zinc:
## router
module router #(
    parameter AXIS_DATA_WIDTH = 40,
    parameter ID_WIDTH = 4,
    parameter CHANNEL_NUMBER = 5,
    parameter BUFFER_LENGTH = 8,
    parameter MAX_ROUTERS_X = 4,
    parameter MAX_ROUTERS_X_WIDTH
    = $clog2(MAX_ROUTERS_X),
    parameter MAX_ROUTERS_Y = 4,
    parameter MAX_ROUTERS_Y_WIDTH
    = $clog2(MAX_ROUTERS_Y),
    parameter ROUTER_X = 1,
    parameter ROUTER_Y = 2,
    parameter STRB_WIDTH = AXIS_DATA_WIDTH/8
)(
    input  clk_i, rst_n_i,
    input  logic [CHANNEL_NUMBER*AXIS_DATA_WIDTH-1:0] in_tdata_i,
    input  logic [CHANNEL_NUMBER*STRB_WIDTH-1:0]      in_tstrb_i,
    input  logic [CHANNEL_NUMBER*STRB_WIDTH-1:0]      in_tkeep_i,
    input  logic [CHANNEL_NUMBER-1:0]                 in_tlast_i,
    input  logic [CHANNEL_NUMBER*ID_WIDTH-1:0]        in_tid_i,
    input  logic [CHANNEL_NUMBER-1:0]                 in_tvalid_i,
    output logic [CHANNEL_NUMBER-1:0]                 in_tready_o,
    output logic [CHANNEL_NUMBER*AXIS_DATA_WIDTH-1:0] out_tdata_o,
    output logic [CHANNEL_NUMBER*STRB_WIDTH-1:0]      out_tstrb_o,
    output logic [CHANNEL_NUMBER*STRB_WIDTH-1:0]      out_tkeep_o,
    output logic [CHANNEL_NUMBER-1:0]                 out_tlast_o,
    output logic [CHANNEL_NUMBER*ID_WIDTH-1:0]        out_tid_o,
    output logic [CHANNEL_NUMBER-1:0]                 out_tvalid_o,
    input  logic [CHANNEL_NUMBER-1:0]                 out_tready_i
);
    localparam FLIT_WIDTH = AXIS_DATA_WIDTH + 2*STRB_WIDTH + 1 + ID_WIDTH;
    logic [CHANNEL_NUMBER*FLIT_WIDTH-1:0] in_flit;
    logic [CHANNEL_NUMBER*FLIT_WIDTH-1:0] queue_o_data;
    logic [CHANNEL_NUMBER-1:0]            queue_o_valid;
    logic [CHANNEL_NUMBER-1:0]            queue_o_ready;
    logic [FLIT_WIDTH-1:0] arbiter_o_data;
    logic                  arbiter_o_valid;
    logic                  arbiter_o_ready;
    logic [CHANNEL_NUMBER*FLIT_WIDTH-1:0] out_flit;
    logic [MAX_ROUTERS_X_WIDTH-1:0] target_x;
    logic [MAX_ROUTERS_Y_WIDTH-1:0] target_y;
    generate
        genvar i;
        for (i = 0; i < CHANNEL_NUMBER; i++) begin : gen_fifos
            assign in_flit[i*FLIT_WIDTH +: FLIT_WIDTH] = {
                in_tdata_i[i*AXIS_DATA_WIDTH +: AXIS_DATA_WIDTH],
                in_tstrb_i[i*STRB_WIDTH +: STRB_WIDTH],
  ...
For scale: roughly 4600 cells after synthesis, roughly 2300 flip-flops, about 92000 µm² of cells after synthesis.
==> flow/config.mk <==
export PLATFORM = sky130hd
export DESIGN_NAME = router
export DESIGN_NICKNAME = router
export VERILOG_FILES = /design/flow/design.v
export SDC_FILE = /design/flow/constraint.sdc
export NUM_CORES = 4
export LEC_CHECK = 0
export CAP_MARGIN = 5
export CELL_PAD_IN_SITES_DETAIL_PLACEMENT = 0
export CORE_MARGIN = 2
export CORE_UTILIZATION = 72
export CTS_CLUSTER_DIAMETER = 389
export CTS_CLUSTER_SIZE = 28
export HOLD_SLACK_MARGIN = 0.3
export MAX_ROUTING_LAYER = met5
export PLACE_DENSITY_LB_ADDON = 0.0
export SETUP_SLACK_MARGIN = 0.39
export SLEW_MARGIN = 20
export TNS_END_PERCENT = 20
==> flow/constraint.sdc <==
create_clock -name core_clock -period 4.47 [get_ports {clk_i}]
set_input_delay 0.8940 -clock core_clock [delete_from_list [all_inputs] [get_ports {clk_i}]]
set_output_delay 0.8940 -clock core_clock [all_outputs]
set_load 0.01 [all_outputs]
run.sh (not shown) runs the stock make flow with config.mk's settings and CLKGATE_MAP_FILE=.
FAIL zinc @ clock tree synthesis (4_1_cts): tool exited with error
The following lists how xenon was set up differently from zinc:
- a deleted HOLD_SLACK_MARGIN that had been 0.3
- a deleted MAX_ROUTING_LAYER that had been met5
- a deleted CTS_CLUSTER_SIZE that had been 28
- a deleted CELL_PAD_IN_SITES_DETAIL_PLACEMENT that had been 0
- a change of CAP_MARGIN from 5 to 20
- a deleted CTS_CLUSTER_DIAMETER that had been 389
- a deleted PLACE_DENSITY_LB_ADDON that had been 0.0
- an added PLACE_DENSITY of 0.6
- an added ABC_AREA of 1
- a deleted TNS_END_PERCENT that had been 20
- a deleted SETUP_SLACK_MARGIN that had been 0.39
- a change of the clock period (ns, I/O delays scaled along) from 4.47 to 6.3
Findings:
To summarise xenon: no stage aborted, but the layout did not pass its checks, failing on setup timing. Summary: with zinc as the reference, synthesized area in xenon moved up by a few percent. Of xenon and zinc, the run reporting the higher post-placement cell area was zinc. The portion of the post-synthesis area used by sequential elements reported for xenon is smaller than that of zinc by 1.8 points. Post-synthesis cell type count: higher on zinc. Relative to zinc, worst setup slack before clock tree synthesis has increased by 1170 ps in xenon.
diff inputs: xenon => amber
- CTS_CLUSTER_SIZE now 18, previously not set
- MAX_ROUTING_LAYER now met4, previously not set
- CTS_CLUSTER_DIAMETER now 394, previously not set
- SETUP_SLACK_MARGIN now 1.13, previously not set
- CORE_ASPECT_RATIO now 1.26, previously not set
- TNS_END_PERCENT now 5, previously not set
- the clock period (ns, I/O delays scaled along) now 4.11, was 6.3
[summary]
xenon -> amber: met1 wire length flat. Relative to xenon, the multi-input gate share of total cell area of amber is higher by 0.99 points. No crash in amber: every stage finished, but the layout fails its final checks due to setup timing. amber vs. xenon: sequential share of layout area shows a reduction of 2.1 points; global-route track usage on met1 up 3.8 points; stage delay of the slowest cell on the critical path now sits lower; final core area utilization moved up. Setup slack in amber is smaller than in xenon. Tally of unique sky130hd cells used after synthesis: amber vs xenon identical. Going from xenon to amber, max-cap check violation count saw little to no change.
Edits applied to the flow inputs when going from amber to harbor:
- ABC_AREA no longer set, was 1
- CTS_CLUSTER_DIAMETER no longer set, was 394
- CORE_ASPECT_RATIO no longer set, was 1.26
- HOLD_SLACK_MARGIN now 0.29, previously not set
- SETUP_SLACK_MARGIN now 1.02, was 1.13
- TNS_END_PERCENT no longer set, was 5
- PLACE_DENSITY_LB_ADDON now 0.0, previously not set
- PLACE_DENSITY no longer set, was 0.6
- CAP_MARGIN now 15, was 20
- MAX_ROUTING_LAYER no longer set, was met4
- CTS_CLUSTER_SIZE now 41, was 18
Results
Relative to amber, synthesized cell count has gone down in harbor.
Compared with amber, harbor shows a higher die width.
Against amber as the reference, harbor delivers a lower number of standard-cell rows in the floorplan.
Completing all stages was not enough for amber: its layout failed the final checks because of setup timing.
Finished, but not clean: harbor, with capacitance limit, slew limit, setup timing.
Count of buffer and inverter cells on the critical path: amber and harbor compared, lower one is harbor
Compared harbor vs amber, and highest fanout seen on the critical path is down in harbor.
